// ame_sobel_filter
module ame_sobel_filter #(
    parameter LINE_DATA_BITS = 7,
    parameter COMP_DATA_BITS = 8
) (
    input logic clk_i,
    input logic rst_n_i,
    input  logic comp_init_i,
    output logic comp_done_o,
    input logic [5:0] [LINE_DATA_BITS-1:0] line_data_i,
    output logic [3:0] [3:0] [COMP_DATA_BITS-1:0] comp_data_o
);
typedef enum logic [2:0] {
    IDLE   = 3'b000,
    COMP_1 = 3'b001,
    COMP_2 = 3'b010,
    COMP_3 = 3'b011,
    COMP_4 = 3'b100,
    COMP_5 = 3'b101,
    COMP_6 = 3'b110
} state_t;
state_t ctl_sta;
logic [5:0] [1:0] [COMP_DATA_BITS-1:0] line_data;
logic [3:0] [3:0] [COMP_DATA_BITS-1:0] comp_data;
typedef enum logic {
    DATA_1 = 1'b0,
    DATA_2 = 1'b1
} comp_data_t;
generate
    for (genvar i = 0; i < 6; i++) begin: comp_block
        assign line_data[i][DATA_1] = line_data_i[i];
        assign line_data[i][DATA_2] = line_data_i[i] << 1;
    end
endgenerate
logic comp_done;
assign comp_done_o = comp_done;
assign comp_data_o = comp_data;
always_ff @(posedge clk_i or negedge rst_n_i)
begin
    if (!rst_n_i) begin
  ...
Size: roughly 1500 cells after synthesis, about 140 flip-flops, ~170 I/O pins, roughly 14000 um2 of cells after synthesis.
export LEC_CHECK = 0
export CAP_MARGIN = 5
export CORE_MARGIN = 2
export CORE_UTILIZATION = 72
export SETUP_SLACK_MARGIN = 0.55
export SLEW_MARGIN = 0
create_clock -name core_clock -period 2.43 [get_ports {clk_i}]
run.sh (not shown) runs the stock make flow with config.mk's settings and CLKGATE_MAP_FILE=.
The starting point stopped in clock tree synthesis.
Rerun with:
Settings changed: CAP_MARGIN 5 to 20, CORE_UTILIZATION 72 to 66, CTS_CLUSTER_SIZE set to 41, SETUP_SLACK_MARGIN 0.55 to unset, SLEW_MARGIN 0 to 20.
Clock period 2.43 ns to 3.08 ns, I/O delays scaled along.
What happened:
- With this change the flow ended with an error in global routing with GRT-0232
- synthesized cell count is unchanged
- die area goes up by 8.8%
- area after synthesis is unchanged
Rerun with:
Clock period 3.08 ns to 3.1 ns, I/O delays scaled along.
=>
- The changed run died in global routing
- synthesized area stays the same
- die area stays the same
- synthesized cell count is unchanged

========
ame_sobel_filter again, from the RTL that the note above started with.
clock: 2.43 ns
lec_check: 0
cap_margin: 5
core_margin: 2
core_utilization: 72
cts_cluster_diameter: 26
cts_cluster_size: 11
place_density_lb_addon: 0.19
setup_slack_margin: 0.55
slew_margin: 0
The baseline aborted during detailed placement.
Rerun with:
- ABC_AREA: not set -> 1
- CTS_CLUSTER_DIAMETER: 26 -> not set
- CTS_CLUSTER_SIZE: 11 -> 73
- PLACE_DENSITY_LB_ADDON: 0.19 -> not set
- SETUP_SLACK_MARGIN: 0.55 -> 0.25
- SLEW_MARGIN: 0 -> 40
- clock period: 2.43 -> 1.91 ns (I/O delays scaled with it)
Result:
- With this change the flow stopped in clock tree synthesis with DPL-0038
- synthesized cell count climbs by 45%
- synthesized area went up by 9.7%
- die size grows by 9.4%
Rerun with:
- ABC_AREA: 1 -> not set
- CAP_MARGIN: 5 -> 20
- CTS_CLUSTER_DIAMETER: not set -> 374
- CTS_CLUSTER_SIZE: 73 -> 95
- SETUP_SLACK_MARGIN: 0.25 -> not set
- SLEW_MARGIN: 40 -> 20
- clock period: 1.91 -> 1.53 ns (I/O delays scaled with it)
- This time the run stopped in detailed placement, error DPL-0038
- die area is lower by 8.6%
- synthesized cell count decreases by 31%
- synthesized area came out lower by 8.8%
Rerun with:
- CTS_CLUSTER_DIAMETER: 374 -> 49
- CTS_CLUSTER_SIZE: 95 -> 31
- PLACE_DENSITY: not set -> 0.95
- clock period: 1.53 -> 3.67 ns (I/O delays scaled with it)
The new run did not get past global routing on GRT-0116.
Die area is unchanged.
Synthesized area does not change.
Synthesized cell count is unchanged.
Rerun with:
- CORE_UTILIZATION: 72 -> 50
- CTS_CLUSTER_DIAMETER: 49 -> not set
- CTS_CLUSTER_SIZE: 31 -> not set
- PLACE_DENSITY: 0.95 -> not set
- clock period: 3.67 -> 4.3 ns (I/O delays scaled with it)
What happened: The changed run finished clean. Synthesized cell count stays the same. Die size came out higher by well over a third. Synthesized area is unchanged.
Rerun with:
- CORE_UTILIZATION: 50 -> 70
- CTS_CLUSTER_DIAMETER: not set -> 49
- SETUP_SLACK_MARGIN: not set -> 1.02
- clock period: 4.3 -> 3.67 ns (I/O delays scaled with it)
With this change the flow failed in clock tree synthesis on DPL-0038.
Die area shrinks by a quarter to a third.
Synthesized cell count is unchanged.
Area after synthesis does not change.

========
ame_sobel_filter again, from the RTL that the note above started with.
Settings: LEC_CHECK=0, CAP_MARGIN=20, CELL_PAD_IN_SITES_DETAIL_PLACEMENT=2, CORE_MARGIN=3, CORE_UTILIZATION=40, HOLD_SLACK_MARGIN=-0.01, PLACE_DENSITY_LB_ADDON=0.01, SLEW_MARGIN=20; clock period 2.4 ns.
The baseline never finished: it broke off in clock tree synthesis with DPL-0033.
Rerun with:
- CELL_PAD_IN_SITES_DETAIL_PLACEMENT: 2 -> unset
- CORE_MARGIN: 3 -> 2
- CORE_UTILIZATION: 40 -> 65
- HOLD_SLACK_MARGIN: -0.01 -> unset
- PLACE_DENSITY_LB_ADDON: 0.01 -> unset
- clock period: 2.4 -> 3.87 ns (I/O delays scaled with it)
The changed run completed with no timing, DRC or antenna violations.
Synthesized area stays the same.
Synthesized cell count does not change.
Die area falls by 39%.
Rerun with:
- CORE_UTILIZATION: 65 -> 40
- clock period: 3.87 -> 5.0 ns (I/O delays scaled with it)
What happened: Count of clock-buffer cells in the layout does not change. Critical path depth came out lower by 1. Worst setup slack improves by 0.69 ns. Total power went down by 29%. Synthesized area is unchanged. Via count decreases by 9.6%.

========
Starting RTL as in the previous note.
==> flow/design.v (excerpt) <==
module ame_sobel_filter #(
    parameter LINE_DATA_BITS = 7,
    parameter COMP_DATA_BITS = 8
) (
    input logic clk_i,
    input logic rst_n_i,
    input  logic comp_init_i,
    output logic comp_done_o,
    input logic [5:0] [LINE_DATA_BITS-1:0] line_data_i,
    output logic [3:0] [3:0] [COMP_DATA_BITS-1:0] comp_data_o
);
clock: 7.68 ns
lec_check: 0
cap_margin: 20
cell_pad_in_sites_detail_placement: 2
core_aspect_ratio: 1.88
core_margin: 2
core_utilization: 61
cts_cluster_diameter: 356
gpl_routability_driven: 0
gpl_timing_driven: 0
max_routing_layer: met4
setup_slack_margin: 1.64
slew_margin: 20
The first run did not get past 3_5_place_dp.
Rerun with:
CELL_PAD_IN_SITES_DETAIL_PLACEMENT = unset   (was 2)
CORE_ASPECT_RATIO = unset   (was 1.88)
CORE_UTILIZATION = 72   (was 61)
CTS_CLUSTER_DIAMETER = unset   (was 356)
GPL_ROUTABILITY_DRIVEN = unset   (was 0)
GPL_TIMING_DRIVEN = unset   (was 0)
MAX_ROUTING_LAYER = unset   (was met4)
PLACE_DENSITY = 0.92   (was unset)
SETUP_SLACK_MARGIN = unset   (was 1.64)
clock period = 3.11 ns   (was 7.68 ns; I/O delays follow)
=> Now the flow failed in 4_1_cts, error DPL-0038; synthesized cell count is unchanged; area after synthesis does not change; die area falls by about a fifth.
Rerun with:
CORE_UTILIZATION = 40   (was 72)
PLACE_DENSITY = unset   (was 0.92)
clock period = 4.3 ns   (was 3.11 ns; I/O delays follow)
Outcome:
- The changed run ran to the end with no violations
- die size is higher by 77%
- synthesized area is unchanged
- synthesized cell count stays the same
Rerun with:
CORE_ASPECT_RATIO = 0.5   (was unset)
CTS_CLUSTER_DIAMETER = 216   (was unset)
CTS_CLUSTER_SIZE = 93   (was unset)
TNS_END_PERCENT = 5   (was unset)
clock period = 5.0 ns   (was 4.3 ns; I/O delays follow)
Result: Routed wire length is lower by 2.0%; count of clock-buffer cells in the layout went up by 1; critical path depth goes up by 1; sequential share of layout area came out higher by 0.67 points; clock skew barely changes; final cell count goes down by 3.2%; final area went down by 3.4%.

========
== job 9851 ==
The RTL this note starts from:
==> flow/design.v <==
`timescale 1 ns / 1 ps
module ame_sobel_filter #(
    parameter LINE_DATA_BITS = 7,
    parameter COMP_DATA_BITS = 8
) (
    input logic clk_i,
    input logic rst_n_i,
    input  logic comp_init_i,
    output logic comp_done_o,
    input logic [5:0] [LINE_DATA_BITS-1:0] line_data_i,
    output logic [3:0] [3:0] [COMP_DATA_BITS-1:0] comp_data_o
);
typedef enum logic [2:0] {
    IDLE   = 3'b000,
    COMP_1 = 3'b001,
    COMP_2 = 3'b010,
    COMP_3 = 3'b011,
    COMP_4 = 3'b100,
    COMP_5 = 3'b101,
    COMP_6 = 3'b110
} state_t;
state_t ctl_sta;
logic [5:0] [1:0] [COMP_DATA_BITS-1:0] line_data;
logic [3:0] [3:0] [COMP_DATA_BITS-1:0] comp_data;
typedef enum logic {
    DATA_1 = 1'b0,
    DATA_2 = 1'b1
} comp_data_t;
generate
    for (genvar i = 0; i < 6; i++) begin: comp_block
        assign line_data[i][DATA_1] = line_data_i[i];
        assign line_data[i][DATA_2] = line_data_i[i] << 1;
    end
endgenerate
logic comp_done;
assign comp_done_o = comp_done;
assign comp_data_o = comp_data;
always_ff @(posedge clk_i or negedge rst_n_i)
begin
    if (!rst_n_i) begin
        ctl_sta <= IDLE;
        comp_done <= 'b0;
        comp_data <= 'b0;
    end else begin
        case (ctl_sta)
            IDLE:
                ctl_sta <= comp_init_i ? COMP_1 : ctl_sta;
            COMP_1:
                ctl_sta <= COMP_2;
            COMP_2:
                ctl_sta <= COMP_3;
            COMP_3:
                ctl_sta <= COMP_4;
            COMP_4:
                ctl_sta <= COMP_5;
            COMP_5:
                ctl_sta <= COMP_6;
            COMP_6:
                ctl_sta <= comp_init_i ? COMP_1 : IDLE;
            default:
                ctl_sta <= IDLE;
        endcase
        comp_done <= (ctl_sta == COMP_6);
        case (ctl_sta)
            IDLE:
                comp_data <= 'b0;
            COMP_1: begin
                comp_data[0][0] <= - line_data[0][DATA_1] - line_data[1][DATA_2] - line_data[2][DATA_1];
                comp_data[1][0] <= - line_data[1][DATA_1] - line_data[2][DATA_2] - line_data[3][DATA_1];
                comp_data[2][0] <= - line_data[2][DATA_1] - line_data[3][DATA_2] - line_data[4][DATA_1];
                comp_data[3][0] <= - line_data[3][DATA_1] - line_data[4][DATA_2] - line_data[5][DATA_1];
            end
            COMP_2: begin
                comp_data[0][1] <= - line_data[0][DATA_1] - line_data[1][DATA_2] - line_data[2][DATA_1];
                comp_data[1][1] <= - line_data[1][DATA_1] - line_data[2][DATA_2] - line_data[3][DATA_1];
                comp_data[2][1] <= - line_data[2][DATA_1] - line_data[3][DATA_2] - line_data[4][DATA_1];
                comp_data[3][1] <= - line_data[3][DATA_1] - line_data[4][DATA_2] - line_data[5][DATA_1];
            end
            COMP_3: begin
                comp_data[0][0] <= comp_data[0][0] + line_data[0][DATA_1] + line_data[1][DATA_2] + line_data[2][DATA_1];
                comp_data[1][0] <= comp_data[1][0] + line_data[1][DATA_1] + line_data[2][DATA_2] + line_data[3][DATA_1];
                comp_data[2][0] <= comp_data[2][0] + line_data[2][DATA_1] + line_data[3][DATA_2] + line_data[4][DATA_1];
                comp_data[3][0] <= comp_data[3][0] + line_data[3][DATA_1] + line_data[4][DATA_2] + line_data[5][DATA_1];
                comp_data[0][2] <= - line_data[0][DATA_1] - line_data[1][DATA_2] - line_data[2][DATA_1];
                comp_data[1][2] <= - line_data[1][DATA_1] - line_data[2][DATA_2] - line_data[3][DATA_1];
                comp_data[2][2] <= - line_data[2][DATA_1] - line_data[3][DATA_2] - line_data[4][DATA_1];
                comp_data[3][2] <= - line_data[3][DATA_1] - line_data[4][DATA_2] - line_data[5][DATA_1];
            end
            COMP_4: begin
                comp_data[0][1] <= comp_data[0][1] + line_data[0][DATA_1] + line_data[1][DATA_2] + line_data[2][DATA_1];
                comp_data[1][1] <= comp_data[1][1] + line_data[1][DATA_1] + line_data[2][DATA_2] + line_data[3][DATA_1];
                comp_data[2][1] <= comp_data[2][1] + line_data[2][DATA_1] + line_data[3][DATA_2] + line_data[4][DATA_1];
                comp_data[3][1] <= comp_data[3][1] + line_data[3][DATA_1] + line_data[4][DATA_2] + line_data[5][DATA_1];
                comp_data[0][3] <= - line_data[0][DATA_1] - line_data[1][DATA_2] - line_data[2][DATA_1];
                comp_data[1][3] <= - line_data[1][DATA_1] - line_data[2][DATA_2] - line_data[3][DATA_1];
                comp_data[2][3] <= - line_data[2][DATA_1] - line_data[3][DATA_2] - line_data[4][DATA_1];
                comp_data[3][3] <= - line_data[3][DATA_1] - line_data[4][DATA_2] - line_data[5][DATA_1];
            end
            COMP_5: begin
                comp_data[0][2] <= comp_data[0][2] + line_data[0][DATA_1] + line_data[1][DATA_2] + line_data[2][DATA_1];
                comp_data[1][2] <= comp_data[1][2] + line_data[1][DATA_1] + line_data[2][DATA_2] + line_data[3][DATA_1];
                comp_data[2][2] <= comp_data[2][2] + line_data[2][DATA_1] + line_data[3][DATA_2] + line_data[4][DATA_1];
                comp_data[3][2] <= comp_data[3][2] + line_data[3][DATA_1] + line_data[4][DATA_2] + line_data[5][DATA_1];
            end
            COMP_6: begin
                comp_data[0][3] <= comp_data[0][3] + line_data[0][DATA_1] + line_data[1][DATA_2] + line_data[2][DATA_1];
                comp_data[1][3] <= comp_data[1][3] + line_data[1][DATA_1] + line_data[2][DATA_2] + line_data[3][DATA_1];
                comp_data[2][3] <= comp_data[2][3] + line_data[2][DATA_1] + line_data[3][DATA_2] + line_data[4][DATA_1];
                comp_data[3][3] <= comp_data[3][3] + line_data[3][DATA_1] + line_data[4][DATA_2] + line_data[5][DATA_1];
            end
            default:
                comp_data <= 'b0;
        endcase
    end
end
endmodule
clock: 3.17 ns
lec_check: 0
abc_area: 1
cap_margin: 20
core_aspect_ratio: 1.38
core_margin: 2
core_utilization: 72
cts_cluster_diameter: 321
cts_cluster_size: 98
place_density: 0.39
slew_margin: 20
Job 9851 never completed, since it errored out during global routing (5_1_grt).
## Diff of input files: job 3695 against job 9851
- a deleted CTS_CLUSTER_DIAMETER that had been 321
- a deleted CTS_CLUSTER_SIZE that had been 98
- a change of PLACE_DENSITY from 0.39 to 0.95
- a deleted CORE_ASPECT_RATIO that had been 1.38
- a deleted ABC_AREA that had been 1
- a change of the clock period (ns, I/O delays scaled along) from 3.17 to 3.11
Results
Area after synthesis is higher on job 9851
On area inside the core boundary, job 9851 loses to job 3695.
Job 3695 failed in clock tree synthesis (4_1_cts) with DPL-0038.
When job 3695 is measured against job 9851, its count of placed standard cells including taps turns out 24% lower.
Of job 3695 and job 9851, it is job 3695 that has the lower simple-gate share of the synthesized area.
The number of buffer cells added on primary ports on job 9851 is in line with that on job 3695.
NOTE total die area job 9851->job 3695 decreased by a little under 10%
## Diff of input files: job 7782 against job 3695
- clearing PLACE_DENSITY, which used to be 0.95
- swapping 72 for 70 in CORE_UTILIZATION
- putting CTS_CLUSTER_SIZE at 37 where nothing was set
- swapping 3.11 for 3.07 in the clock period (ns, I/O delays scaled along)
Results
- What ended job 7782 was a tool error in global routing (5_1_grt); the run never finished.
- Going from job 3695 to job 7782, last weighted congestion value of the routability-driven placer shrank by a little under 10%.
- Job 7782 vs. job 3695: chip height picked up an extra about 1.4%, number of standard-cell rows in the floorplan picked up an extra 1, chip area from the yosys synthesis statistics neither gained nor lost much, worst slack at placement neither gained nor lost much, synthesized net count neither gained nor lost much.
- Relative to job 3695, width of the die increased by 1.4% in job 7782.
- Job 7782 vs job 3695: floorplan die area up
Input-level comparison between job 2611 and job 7782:
- CTS_CLUSTER_SIZE: 37 -> 73
- CORE_UTILIZATION: 70 -> 67
- ABC_AREA: unset -> 1
- the clock period (ns, I/O delays scaled along): 3.07 -> 3.87
Results
- Job 2611: all stages complete, timing, DRC and antenna checks passed
- Summary of the comparison: area of the synthesized netlist per yosys stat is higher in job 2611, relative to job 7782.
- Per the comparison of job 2611 with job 7782, count of buffers added by post-CTS timing repair for setup dropped 40, die area increased by about 14% relative to the old numbers, synthesized area shows an increase of about 10%, number of distinct library cells after synthesis saw a decrease.
Power and IR drop assume default switching activity.
